==> lagoon <==
==> flow/design.v <==
module uart_tx #(
    parameter BAUD_DIV = 434
) (
    input logic clk,
    input logic rst_n,
    input logic tx_start,
    input logic [7:0] data_in,
    output logic tx_busy,
    output logic tx
);
    logic [9:0] tx_shift;   
    logic [3:0] bit_count;
    logic [11:0] baud_counter;
    logic tx_active;
    always_ff @(posedge clk or negedge rst_n) begin
        if (!rst_n) begin
            tx_active <= 0;
            baud_counter <= 0;
            tx_busy <= 0;
            tx <= 1;   
        end else begin
            if (tx_start && !tx_active) begin
                tx_active <= 1;
                tx_shift <= {1'b1, data_in, 1'b0};   
                baud_counter <= BAUD_DIV;
                bit_count <= 0;
                tx_busy <= 1;
            end else if (tx_active) begin
                if (baud_counter == 0) begin
                    baud_counter <= BAUD_DIV;
                    tx <= tx_shift[0];   
                    tx_shift <= {1'b1, tx_shift[9:1]};   
                    bit_count <= bit_count + 1;
                    if (bit_count == 9) begin   
                        tx_active <= 0;
                        tx_busy <= 0;
                    end
                end else begin
                    baud_counter <= baud_counter - 1;
                end
            end
        end
    end
endmodule
module uart_rx #(
    parameter BAUD_DIV = 434   
) (
    input logic clk,
    input logic rst_n,
    input logic rx,
    output logic [7:0] data_out,
    output logic data_valid,
	 	output logic [7:0] leds
);
    logic [11:0] baud_counter;
    logic [3:0] bit_count;
    logic [7:0] rx_shift;
    logic rx_active;
    always_ff @(posedge clk or negedge rst_n) begin
        if (!rst_n) begin
            baud_counter <= 0;
            bit_count <= 0;
            rx_active <= 0;
            data_valid <= 0;
            rx_shift <= 8'b0;   
        end else begin
            if (!rx_active && !rx) begin
                rx_active <= 1;
                baud_counter <= BAUD_DIV / 2;
                bit_count <= 0;
                rx_shift <= 8'b0;   
            end else if (rx_active) begin
                if (baud_counter == 0) begin
                    baud_counter <= BAUD_DIV;
                    if (bit_count < 9) begin
                        rx_shift <= {rx, rx_shift[7:1]};   
                        bit_count <= bit_count + 1;
                    end else begin
                        rx_active <= 0;
                        data_out <= rx_shift;  
								leds <= rx_shift;
                        data_valid <= 1;
                    end
                end else begin
                    baud_counter <= baud_counter - 1;
                end
            end else begin
                data_valid <= 0;
            end
        end
    end
endmodule
module uart_edge_detection (
    input logic clk,           
    input logic rst_n,         
    input logic uart_rx,       
    output logic uart_tx,      
    output logic led_rx,       
    output logic led_tx,       
    output logic data_ready    
);
    parameter CLOCK_FREQ = 50000000;    
    parameter BAUD_RATE  = 115200;
    parameter BAUD_DIV   = CLOCK_FREQ / BAUD_RATE;
    parameter THRESHOLD  = 4;           
    logic [7:0] rx_data;
    logic rx_done;
    logic [7:0] processed_data;
    logic tx_start;
    logic tx_busy;
    logic [7:0] image_data [0:63];     
    logic [7:0] conv_result [0:35];    
    logic [5:0] rx_counter;            
    logic [5:0] tx_counter;            
    typedef enum logic [1:0] {IDLE, RECEIVE, PROCESS, SEND} state_t;
    state_t state, next_state;
    uart_rx #(
        .BAUD_DIV(BAUD_DIV)
    ) uart_receiver (
        .clk(clk),
        .rst_n(rst_n),
        .rx(uart_rx),
        .data_out(rx_data),
        .data_valid(rx_done)
    );
    uart_tx #(
        .BAUD_DIV(BAUD_DIV)
    ) uart_transmitter (
        .clk(clk),
        .rst_n(rst_n),
        .tx_start(tx_start),
        .data_in(processed_data),
        .tx_busy(tx_busy),
        .tx(uart_tx)
    );
    always_ff @(posedge clk or negedge rst_n) begin
        if (!rst_n)
            state <= IDLE;
        else
            state <= next_state;
    end
    always_comb begin
        case (state)
            IDLE:      next_state = (rx_done) ? RECEIVE : IDLE;
            RECEIVE:   next_state = (rx_counter == 6'd63 && rx_done) ? PROCESS : RECEIVE;
            PROCESS:   next_state = SEND;
            SEND:      next_state = (tx_counter == 6'd36 && !tx_busy) ? IDLE : SEND;
            default:   next_state = IDLE;
        endcase
    end
    always_ff @(posedge clk or negedge rst_n) begin
        if (!rst_n) begin
            rx_counter <= 6'd0;
        end else if ((state == IDLE || state == RECEIVE) && rx_done) begin
            image_data[rx_counter] <= rx_data;
            rx_counter <= rx_counter + 1;
        end else if (state == IDLE) begin
            rx_counter <= 6'd0;
        end
    end
    integer i, j, k, l;
    reg [3:0] sum;
    always_ff @(posedge clk or negedge rst_n) begin
        if (!rst_n) begin
            for (i = 0; i < 36; i = i + 1)
                conv_result[i] <= 8'd0;
        end else if (state == PROCESS) begin
            for (i = 0; i < 6; i = i + 1) begin
                for (j = 0; j < 6; j = j + 1) begin
                    sum = 0;
                    for (k = 0; k < 3; k = k + 1) begin
                        for (l = 0; l < 3; l = l + 1) begin
                            sum = sum + image_data[(i + k) * 8 + (j + l)][0];
                        end
                    end
                    conv_result[i * 6 + j] <= (sum >= THRESHOLD) ? 8'b1 : 8'b0;
                end
            end
        end
    end
    always_ff @(posedge clk or negedge rst_n) begin
        if (!rst_n) begin
            tx_counter <= 6'd0;
            tx_start <= 1'b0;
            processed_data <= 8'd0;
        end else if (state == SEND) begin
            if (!tx_busy && !tx_start) begin
                tx_start <= 1'b1;
                processed_data <= conv_result[tx_counter];
                tx_counter <= tx_counter + 1;
            end else if (tx_start && tx_busy) begin
                tx_start <= 1'b0;
            end
        end else begin
            tx_counter <= 6'd0;
            tx_start <= 1'b0;
        end
    end
    always_ff @(posedge clk or negedge rst_n) begin
        if (!rst_n) begin
            led_rx <= 1'b0;
            led_tx <= 1'b0;
            data_ready <= 1'b0;
        end else begin
            led_rx <= (state == RECEIVE) ? rx_done : 1'b0;
            led_tx <= (state == SEND) ? ~tx_busy : 1'b0;
            data_ready <= (state == SEND);  
        end
    end
endmodule
==> flow/run.sh <==
#!/bin/bash
# the make line also repeats each setting of config.mk as NAME=value (left out here)
make -C /OpenROAD-flow-scripts/flow DESIGN_CONFIG=/design/flow/config.mk WORK_HOME=/design/flow/orfs CLKGATE_MAP_FILE= finish
==> flow/config.mk <==
export PLATFORM = sky130hd
export DESIGN_NAME = uart_edge_detection
export DESIGN_NICKNAME = uart_edge_detection
export VERILOG_FILES = /design/flow/design.v
export SDC_FILE = /design/flow/constraint.sdc
export NUM_CORES = 4
export LEC_CHECK = 0
export ABC_AREA = 1
export CAP_MARGIN = 0
export CORE_ASPECT_RATIO = 1.41
export CORE_MARGIN = 10
export CORE_UTILIZATION = 25
export CTS_CLUSTER_DIAMETER = 197
export CTS_CLUSTER_SIZE = 90
export GPL_TIMING_DRIVEN = 0
export MAX_ROUTING_LAYER = met5
export PLACE_DENSITY_LB_ADDON = 0.11
export SETUP_SLACK_MARGIN = 0.99
export SLEW_MARGIN = 20
==> flow/constraint.sdc <==
create_clock -name core_clock -period 9.88 [get_ports {clk}]
set_input_delay 1.9760 -clock core_clock [delete_from_list [all_inputs] [get_ports {clk}]]
set_output_delay 1.9760 -clock core_clock [all_outputs]
set_load 0.01 [all_outputs]
==> zinc (differences from lagoon) <==
==> flow/config.mk (replaced) <==
export PLATFORM = sky130hd
export DESIGN_NAME = uart_edge_detection
export DESIGN_NICKNAME = uart_edge_detection
export VERILOG_FILES = /design/flow/design.v
export SDC_FILE = /design/flow/constraint.sdc
export NUM_CORES = 4
export LEC_CHECK = 0
export ABC_AREA = 1
export CAP_MARGIN = 20
export CORE_MARGIN = 2
export CORE_UTILIZATION = 72
export CTS_CLUSTER_SIZE = 71
export PLACE_DENSITY = 0.38
export SETUP_SLACK_MARGIN = 0.41
export SLEW_MARGIN = 20
==> flow/constraint.sdc (replaced) <==
create_clock -name core_clock -period 3.19 [get_ports {clk}]
set_input_delay 0.6380 -clock core_clock [delete_from_list [all_inputs] [get_ports {clk}]]
set_output_delay 0.6380 -clock core_clock [all_outputs]
set_load 0.01 [all_outputs]
==> yarrow (differences from lagoon) <==
==> flow/config.mk (replaced) <==
export PLATFORM = sky130hd
export DESIGN_NAME = uart_edge_detection
export DESIGN_NICKNAME = uart_edge_detection
export VERILOG_FILES = /design/flow/design.v
export SDC_FILE = /design/flow/constraint.sdc
export NUM_CORES = 4
export LEC_CHECK = 0
export CAP_MARGIN = 20
export CORE_MARGIN = 10
export CORE_UTILIZATION = 40
export CTS_CLUSTER_DIAMETER = 197
export GPL_TIMING_DRIVEN = 0
export MAX_ROUTING_LAYER = met4
export SETUP_SLACK_MARGIN = 0.99
export SLEW_MARGIN = 20
==> summary.txt <==
Implementation numbers.

- The flow ran to the end and the layout has no timing, DRC or antenna violations.
- The via count of the first global-routing pass is between 10k and 15k.
- The minimum clock period after layout is slightly above 3000 ps.
- The critical path goes through inv_4 -> buf_4 -> fa_1 -> fa_1 -> fa_1 -> inv_1 -> ha_1 -> a21o_1 -> a211oi_2 -> o21ai_0.
- The detailed-router iteration count before antenna repair is 5.
- The peak ir drop on the vdd network is 352 uV.
- Of the total power, the share spent switching nets is approximately a quarter.
- The most critical min-delay path falls under in2async.
- The required arrival time at the worst endpoint is 3480 ps.
- The HPWL after detailed placement is 21.1 mm.
- The wire length the detailed router placed on met1 is 13.3 mm.
- The final core area utilization is 85.6%.
- The fraction of the mapped netlist area in compound gates is 9.36%.
- In this run the static leakage power is 7.33 nW.
- The chip area is 18,800 um2.
- The non-clock buffer area fraction after layout is 7.52%.
- The final critical path takes up between 90 and 100% of the cycle.
- The number of warnings in the stage logs is just over 40.
- The number of stages on the worst setup path is 10.
- The synthesized cell area is 12,700 um2.
- The combinational cell fraction of total power is ~1.0%.
The numbers above come from zinc.

==> summary.txt <==
Implementation numbers.

- The run finished with no timing, DRC or antenna violations.
- In this run, the synthesized area fraction spent on AND-OR/OR-AND gates is recorded as 11.4%.
- The number of warnings in the stage logs is 36.
- The final core area utilization is 44.3%.
- Non-clock buffers make up between 1.5 and 2% of the layout cell area.
- Traced cell by cell, the critical path runs through inv_1 -> fa_1 -> fa_1 -> fa_1 -> inv_1 -> ha_1 -> a21o_1 -> a211oi_1 -> a21oi_1.
- The synthesized cell area is 12,600 um2.
- All stages included, the depth of the critical timing path comes to 9.
- The worst min-delay path class is reg2reg.
- The combinational cell fraction of total power is between 4 and 5%.
- The HPWL after detailed placement is roughly 22 mm.
- The critical path endpoint has a required time of ~10,000 ps.
- Per the breakdown, switching nets consume a little over a quarter of all power.
- After layout, the minimum clock period comes to ~3700 ps.
- The chip area is 39,100 um2.
- The peak ir drop on the vdd network is 120 uV.
The numbers above come from yarrow.

==> summary.txt <==
Implementation numbers.

- Cells fill 28.2% of the core in the end.
- The via count of the first global-routing pass is 9,598.
- The worst min-delay path class is reg2reg.
- The post-route fraction of the period consumed by the critical path is 41.9%.
- The routed design could run at a clock period as short as between 4000 and 5000 ps.
- In the final layout, non-clock buffers account for 2.20% of the cell area.
- The number of stages on the worst setup path is 7.
- The first detailed-routing pass took 4 iterations.
- The HPWL after detailed placement is 27.7 mm.
- The synthesized cell area is 12,700 um2.
- In this run the critical path is formed by buf_6 -> buf_16 -> inv_1 -> nor2_1 -> buf_2 -> nand3_1 -> nor2_1.
- The required arrival time at the worst endpoint is ~10,000 ps.
- The leakage power in the latest report is 6.80 nW.
- The run finished with no timing, DRC or antenna violations.
The numbers above come from lagoon.

Power is estimated from default activity; no workload was simulated.
